==> inputs of run a <==
// reuleaux
module reuleaux(input logic clk, input logic rst_n, input logic [2:0] colour,
                input logic [7:0] centre_x, input logic [6:0] centre_y, input logic [7:0] diameter,
                input logic start, output logic done,
                output logic [7:0] vga_x, output logic [6:0] vga_y,
                output logic [2:0] vga_colour, output logic vga_plot);
     logic [7:0] offset_y;
     logic load_offset_y;
     logic reset_offset_y;
     logic [7:0] offset_x;
     logic load_offset_x;
     logic reset_offset_x;
     logic signed [9:0] crit;
     logic load_crit_a;
     logic load_crit_b;
     logic reset_crit;
     logic [7:0] c_x3;                                       
     assign c_x3 = centre_x;
     logic [6:0] c_y3;                                       
     logic [50:0] c_y3_temp;
     assign c_y3_temp = (centre_y - ((diameter * 30'b100010011010011010101001111101) / 30'b111011100110101100101000000000));
    logic [50:0] c_y3_temp_2;
    assign c_y3_temp_2 = c_y3_temp[50] ? -c_y3_temp : c_y3_temp;
     assign c_y3 = c_y3_temp_2[6:0];
     logic [7:0] c_x1;                                       
     assign c_x1 = (centre_x + diameter/8'b00000010);
     logic [6:0] c_y1;                                       
     logic [50:0] c_y1_temp; 
     assign c_y1_temp = (centre_y + ((diameter * 30'b010001001101001101010100111110) / 30'b111011100110101100101000000000));
     assign c_y1 = c_y1_temp[6:0];
  ...
Settings: LEC_CHECK=0, ABC_AREA=1, CAP_MARGIN=15, CELL_PAD_IN_SITES_GLOBAL_PLACEMENT=1, CORE_ASPECT_RATIO=1.11, CORE_MARGIN=2, CORE_UTILIZATION=47, CTS_CLUSTER_DIAMETER=221, CTS_CLUSTER_SIZE=98, GPL_ROUTABILITY_DRIVEN=1, GPL_TIMING_DRIVEN=1, PLACE_DENSITY_LB_ADDON=0.3, SETUP_SLACK_MARGIN=-1.52, SLEW_MARGIN=0, TNS_END_PERCENT=40; clock period 30.7 ns.
run.sh (not shown) runs the stock make flow with config.mk's settings and CLKGATE_MAP_FILE=.
==> run b (differences from run a) <==
Settings changed: CORE_UTILIZATION 47 to 39, CTS_CLUSTER_DIAMETER 221 to unset, GPL_ROUTABILITY_DRIVEN 1 to 0, GPL_TIMING_DRIVEN 1 to 0, HOLD_SLACK_MARGIN set to 0.01, PLACE_DENSITY_LB_ADDON 0.3 to unset, SETUP_SLACK_MARGIN -1.52 to 5.0, TNS_END_PERCENT 40 to unset.
==> results <==
Sequential share of cell area: run b 1.70%; run a 1.89%
Setup slack on the worst flop-to-flop path: run b 25510 ps; run a 25790 ps
PostCTS Resize Cnt: run b 495; run a 0
Worst hold slack: run b 663 ps; run a 664 ps
Count of buffer and inverter cells on the critical path: run b 35; run a 22
Non-clock buffers: run b 476; run a 448
Number of cell instances on the worst register-to-register path: run b 14; run a 15
Count of filler cells inserted in the layout: run b 10600; run a 8860
Stages on worst setup path: run b 128; run a 121
First DRT Iteration DRCs: run b 2620; run a 3035
Crit share post-route: run b 95.7%; run a 100%
Startpoint of the most critical setup path: run b diameter[2]; run a diameter[3]
P&R area growth vs syn: run b 24.1%; run a 11.9%
Number of buffers inserted to repair setup after CTS: run b 202; run a 0
Status: run b finished clean; run a failed layout checks
Reasons for failing layout checks: run b -; run a negative setup slack
Detailed-routed wire length on met2: run b 77.1 mm; run a 67.7 mm

---

==> run M <==
Starting RTL as in the previous note.
==> flow/config.mk <==
export PLATFORM = sky130hd
export DESIGN_NAME = reuleaux
export DESIGN_NICKNAME = reuleaux
export VERILOG_FILES = /design/flow/design.v
export SDC_FILE = /design/flow/constraint.sdc
export NUM_CORES = 4
export LEC_CHECK = 0
export CAP_MARGIN = 20
export CORE_ASPECT_RATIO = 0.5
export CORE_MARGIN = 2
export CORE_UTILIZATION = 58
export CTS_CLUSTER_DIAMETER = 396
export CTS_CLUSTER_SIZE = 98
export GPL_ROUTABILITY_DRIVEN = 0
export HOLD_SLACK_MARGIN = 0.26
export SETUP_SLACK_MARGIN = -0.19
export SLEW_MARGIN = 20
export TNS_END_PERCENT = 40
==> flow/constraint.sdc <==
create_clock -name core_clock -period 40.0 [get_ports {clk}]
set_input_delay 8.0000 -clock core_clock [delete_from_list [all_inputs] [get_ports {clk}]]
set_output_delay 8.0000 -clock core_clock [all_outputs]
set_load 0.01 [all_outputs]
==> inputs of run P, as changes to run M <==
==> flow/config.mk (replaced) <==
export PLATFORM = sky130hd
export DESIGN_NAME = reuleaux
export DESIGN_NICKNAME = reuleaux
export VERILOG_FILES = /design/flow/design.v
export SDC_FILE = /design/flow/constraint.sdc
export NUM_CORES = 4
export LEC_CHECK = 0
export CAP_MARGIN = 20
export CORE_MARGIN = 2
export CORE_UTILIZATION = 71
export CTS_CLUSTER_SIZE = 50
export HOLD_SLACK_MARGIN = -0.09
export SLEW_MARGIN = 20
==> flow/constraint.sdc (replaced) <==
create_clock -name core_clock -period 32.7 [get_ports {clk}]
set_input_delay 6.5400 -clock core_clock [delete_from_list [all_inputs] [get_ports {clk}]]
set_output_delay 6.5400 -clock core_clock [all_outputs]
set_load 0.01 [all_outputs]
==> inputs of run X, as changes to run M <==
==> flow/config.mk (replaced) <==
export PLATFORM = sky130hd
export DESIGN_NAME = reuleaux
export DESIGN_NICKNAME = reuleaux
export VERILOG_FILES = /design/flow/design.v
export SDC_FILE = /design/flow/constraint.sdc
export NUM_CORES = 4
export LEC_CHECK = 0
export ABC_AREA = 1
export CAP_MARGIN = 20
export CORE_MARGIN = 2
export CORE_UTILIZATION = 66
export SETUP_SLACK_MARGIN = -2.0
export SLEW_MARGIN = 20
==> flow/constraint.sdc (replaced) <==
create_clock -name core_clock -period 29.8 [get_ports {clk}]
set_input_delay 5.9600 -clock core_clock [delete_from_list [all_inputs] [get_ports {clk}]]
set_output_delay 5.9600 -clock core_clock [all_outputs]
set_load 0.01 [all_outputs]
==> notes <==
Run P aborted during global routing. Run X produced a layout that fails on setup timing. Run M produced a clean layout.
Clock skew: run M is lower than run X (14 ps).
Flip-flop count is the same in run X and run M.
Between run X and run M, the lower register-to-register slack is in run X (gap 11000 ps).
Via count: run X is larger than run M (about 21%).
Of run M and run X, run X has the higher routed wire length (gap 9.2%, measured against run X).
==> figures <==
metric	run M	run P	run X
Vias post-DR	38300	-	46500
Logic Gate Count	4413	-	5415
Hold Slack	788 ps	-	654 ps
Worst EP required	32000 ps	-	23840 ps
Post-place setup slack	214 ps	-1610 ps	-524 ps
Placeable core region	0.0609 mm²	0.0499 mm²	0.0579 mm²
Worst rel slew slack	20.5%	-	28.5%
Hold Crit Depth	3	-	1
Outcome	complete, no violations	stopped before the end	complete, but fails checks
Failing step	-	global routing	-
Reasons for failing layout checks	-	-	setup timing
Die Height	179 µm	228 µm	247 µm
Number of placement rows	64	82	88
